==> flow/design.v <==
module PPU (
    input clk,
    input rst,
    input i_en,
    input [32-1:0] data_in,
    input [11:0] scaling_factor,
    output logic[6:0] data_out,
    output logic valid,
    output logic [31:0] data_in_out
);
logic [32 - 1:0] relu_out;
logic [32:0] data_shift;
logic [7:0] data_quant;
logic [8:0] data_temp;
always @(*) begin
    relu_out = (data_in[32 - 1])? 32'd0 : data_in;
    /*verilator lint_off WIDTHEXPAND*/
    /*verilator lint_off WIDTHTRUNC*/
    data_shift = ({relu_out, 1'b0} / scaling_factor);
    /*verilator lint_on WIDTHTRUNC*/
    /*verilator lint_on WIDTHEXPAND*/
    data_temp = (data_shift > 127)? 254 : data_shift[8:0] + {8'b0, data_shift[0]};
end
always @(posedge clk) begin
    if(rst) begin
        valid <= 1'd0;
        data_out <= 7'd0;
        data_in_out <= 32'd0;
    end
    else begin
        valid <= i_en;
        data_out <= (i_en)? data_temp[7:1] : 7'd0;
        data_in_out <= data_in;
    end
end
endmodule
clock: 120.0 ns
lec_check: 0
cap_margin: 20
cell_pad_in_sites_global_placement: 2
core_margin: 2
core_utilization: 40
cts_cluster_diameter: 99
cts_cluster_size: 21
gpl_timing_driven: 0
setup_slack_margin: 1.19
slew_margin: 20
tns_end_percent: 15
run.sh (not shown) runs the stock make flow with config.mk's settings and CLKGATE_MAP_FILE=.
==> next run, changes <==
CELL_PAD_IN_SITES_GLOBAL_PLACEMENT = default   (was 2)
CTS_CLUSTER_DIAMETER = default   (was 99)
CTS_CLUSTER_SIZE = default   (was 21)
GPL_TIMING_DRIVEN = default   (was 0)
SETUP_SLACK_MARGIN = 5.0   (was 1.19)
TNS_END_PERCENT = default   (was 15)
clock period = 115.0 ns   (was 120.0 ns; I/O delays follow)
Result: Routed wire length shrinks by 6.3%; die area is unchanged; global-route usage decreases by 2.6 points; synthesized area stays the same; core utilization stays flat; design area is about the same.
==> next run, changes <==
SETUP_SLACK_MARGIN = default   (was 5.0)
Sequential cell count does not change. Design area falls by about 6.4%. Hold slack gains 270 ps. Wire length is lower by 1.9%. Synthesized area does not change. Maximum frequency came out lower by about 3%.
==> next run, changes <==
CORE_UTILIZATION = 57   (was 40)
TNS_END_PERCENT = 5   (was default)
clock period = 98.5 ns   (was 115.0 ns; I/O delays follow)
This time the run completed, yet does not pass: negative setup slack.
Utilization is higher by 30 points.
Via count grows by 14%.
Die size drops by 29%.
Non-clock buffer count came out higher by 476.
Design area came out higher by 14%.
Wire length is higher by 15%.
Sequential cell count stays the same.
Setup slack is worse by 7800 ps.
Hold slack loses 3300 ps.
Count of clock-buffer cells in the layout is unchanged.
==> next run, changes <==
CORE_UTILIZATION = 65   (was 57)
HOLD_SLACK_MARGIN = -0.09   (was default)
clock period = 101.0 ns   (was 98.5 ns; I/O delays follow)
The changed run produced a layout that fails on negative setup slack.
Setup slack is worse by 1100 ps.
Non-clock buffer count decreases by 248.
Core utilization increases by 6.9 points.
Final area decreases by 3.7%.
Via count increases by 1.6%.
Synthesized cell count stays the same.
Die area decreases by 12%.
Area after synthesis stays the same.
Global-route usage increases by 5.8 points.

---

// PPU: RTL as listed in full above, without the edits since
make LEC_CHECK=0 ABC_AREA=0 CAP_MARGIN=0 CORE_ASPECT_RATIO=0.5 CORE_MARGIN=2 CORE_UTILIZATION=64 CTS_CLUSTER_DIAMETER=53 CTS_CLUSTER_SIZE=10 GPL_ROUTABILITY_DRIVEN=0 MIN_ROUTING_LAYER=met1 PLACE_DENSITY=0.42 SETUP_SLACK_MARGIN=5.0 SLEW_MARGIN=20 TNS_END_PERCENT=5 finish   # period 182.0 ns
Edit:
Settings changed: ABC_AREA 0 to unset, CAP_MARGIN 0 to 20, CORE_ASPECT_RATIO 0.5 to unset, CORE_UTILIZATION 64 to 58, CTS_CLUSTER_DIAMETER 53 to unset, CTS_CLUSTER_SIZE 10 to unset, GPL_ROUTABILITY_DRIVEN 0 to unset, MIN_ROUTING_LAYER met1 to unset, PLACE_DENSITY 0.42 to unset, SETUP_SLACK_MARGIN 5.0 to unset, TNS_END_PERCENT 5 to unset.
Clock period 182.0 ns to 100.0 ns, I/O delays scaled along.
The changed run finished with negative setup slack left.
Die size climbs by roughly a tenth.
Clock-buffer cell count does not change.
Non-clock buffer count climbs by 610.
First-iteration DRC count climbs by well over a third.
Design area climbs by a quarter to a third.
Area after synthesis does not change.
Via count climbs by about a fifth.
Worst setup slack gets worse by 43 ns.
Hold slack gets worse by 17 ns.
Wire length climbs by well over a third.
